// cpu15
module cpu15(CLK, RESET_N, IO65_IN, IO64_OUT, PROM_ADDR, PROM_DATA, HALT);
Size in the first run: ~400 flip-flops, ~21000 um^2 of cells after synthesis.
Settings: LEC_CHECK=0, CAP_MARGIN=10, CELL_PAD_IN_SITES_DETAIL_PLACEMENT=0, CORE_ASPECT_RATIO=1.05, CORE_MARGIN=2, CORE_UTILIZATION=72, CTS_CLUSTER_DIAMETER=266, GPL_ROUTABILITY_DRIVEN=1, GPL_TIMING_DRIVEN=1, SETUP_SLACK_MARGIN=0.01, SLEW_MARGIN=40, TNS_END_PERCENT=100; clock period 2.55 ns.
run.sh (not shown) runs the stock make flow with config.mk's settings and CLKGATE_MAP_FILE=.
The starting point produced a layout that fails on setup timing.
Change:
- CAP_MARGIN: 10 -> 20
- CELL_PAD_IN_SITES_DETAIL_PLACEMENT: 0 -> not set
- CORE_ASPECT_RATIO: 1.05 -> not set
- CORE_UTILIZATION: 72 -> 40
- CTS_CLUSTER_DIAMETER: 266 -> not set
- GPL_ROUTABILITY_DRIVEN: 1 -> not set
- GPL_TIMING_DRIVEN: 1 -> not set
- SETUP_SLACK_MARGIN: 0.01 -> not set
- TNS_END_PERCENT: 100 -> not set
- clock period: 2.55 -> 2.35 ns (I/O delays scaled with it)
The changed run completed and failed the layout checks on setup timing.
Cell count rises by about 13%.
Final area rises by 5.8%.
Global-route usage falls by 20 points.
Non-clock buffer count rises by 89.
Wire length rises by about 1%.
Total power rises by about 10%.
Die area rises by 78%.
Setup slack loses 39 ps.
Count of clock-buffer cells in the layout rises by 22.
Change:
- CELL_PAD_IN_SITES_DETAIL_PLACEMENT: not set -> 2
- SLEW_MARGIN: 40 -> 20
- TNS_END_PERCENT: not set -> 15
- clock period: 2.35 -> 10.0 ns (I/O delays scaled with it)
Outcome: Now the flow finished with timing, DRC and antenna clean; wire length came out higher by 34%; final cell count drops by 7.1%; count of clock-buffer cells in the layout came out lower by 12; total power came out lower by 76%; design area decreases by 9.5%; non-clock buffer count is lower by 241.
Change:
- ABC_AREA: not set -> 1
- CELL_PAD_IN_SITES_DETAIL_PLACEMENT: 2 -> not set
- CORE_UTILIZATION: 40 -> 70
- PLACE_DENSITY_LB_ADDON: not set -> 0.11
- SETUP_SLACK_MARGIN: not set -> 0.74
- TNS_END_PERCENT: 15 -> not set
- clock period: 10.0 -> 2.5 ns (I/O delays scaled with it)
After rerunning: Now the flow stopped in global routing (GRT-0116); die size decreases by 46%; synthesized area decreases by 7.1%; synthesized cell count barely changes.

---

Starting RTL as in the previous note.
clock: 3.07 ns
lec_check: 0
cap_margin: 10
cell_pad_in_sites_detail_placement: 0
core_aspect_ratio: 0.55
core_margin: 2
core_utilization: 66
cts_cluster_diameter: 266
gpl_routability_driven: 1
gpl_timing_driven: 1
setup_slack_margin: 0.01
slew_margin: 40
tns_end_percent: 100
Edit:
- CAP_MARGIN: 10 -> 20
- CELL_PAD_IN_SITES_DETAIL_PLACEMENT: 0 -> default
- CORE_ASPECT_RATIO: 0.55 -> 0.9
- CORE_UTILIZATION: 66 -> 72
- CTS_CLUSTER_DIAMETER: 266 -> default
- GPL_ROUTABILITY_DRIVEN: 1 -> default
- GPL_TIMING_DRIVEN: 1 -> default
- PLACE_DENSITY_LB_ADDON: default -> 0.21
- SETUP_SLACK_MARGIN: 0.01 -> 1.76
- TNS_END_PERCENT: 100 -> default
- clock period: 3.07 -> 6.31 ns (I/O delays scaled with it)
What happened:
- The changed run went through all stages and came out clean
- clock skew barely changes
- synthesized area does not change
- sequential power went down by 51%
- combinational power shrinks by 55%
- maximum frequency decreases by 8.8%
- utilization rose by 5.4 points
- wire length came out lower by 6.0%
- cell area drops by 1.4%

---

cpu15 again, from the RTL that the note above started with.
Settings: LEC_CHECK=0, CAP_MARGIN=35, CELL_PAD_IN_SITES_DETAIL_PLACEMENT=2, CORE_MARGIN=2, CORE_UTILIZATION=40, CTS_CLUSTER_SIZE=90, GPL_ROUTABILITY_DRIVEN=0, MAX_ROUTING_LAYER=met4, PLACE_DENSITY_LB_ADDON=0.08, SLEW_MARGIN=20, TNS_END_PERCENT=95; clock period 2.44 ns.
The baseline finished but failed the layout checks on setup timing.
Change:
==> flow/config.mk (replaced) <==
export PLATFORM = sky130hd
export DESIGN_NAME = cpu15
export DESIGN_NICKNAME = cpu15
export VERILOG_FILES = /design/flow/design.v
export SDC_FILE = /design/flow/constraint.sdc
export NUM_CORES = 4
export LEC_CHECK = 0
export CAP_MARGIN = 20
export CORE_MARGIN = 2
export CORE_UTILIZATION = 52
export SLEW_MARGIN = 40
==> flow/constraint.sdc (replaced) <==
create_clock -name core_clock -period 3.64 [get_ports {CLK}]
set_input_delay 0.7280 -clock core_clock [delete_from_list [all_inputs] [get_ports {CLK}]]
set_output_delay 0.7280 -clock core_clock [all_outputs]
set_load 0.01 [all_outputs]
=> The new run finished with timing, DRC and antenna clean. Die size fell by 23%. Wire length is lower by 49%. Global-route usage fell by 9.0 points. Worst setup slack gains 1.6 ns. Final area drops by 11%. Via count fell by 26%.
No activity file was given, so power comes from the tool's default toggle rates.
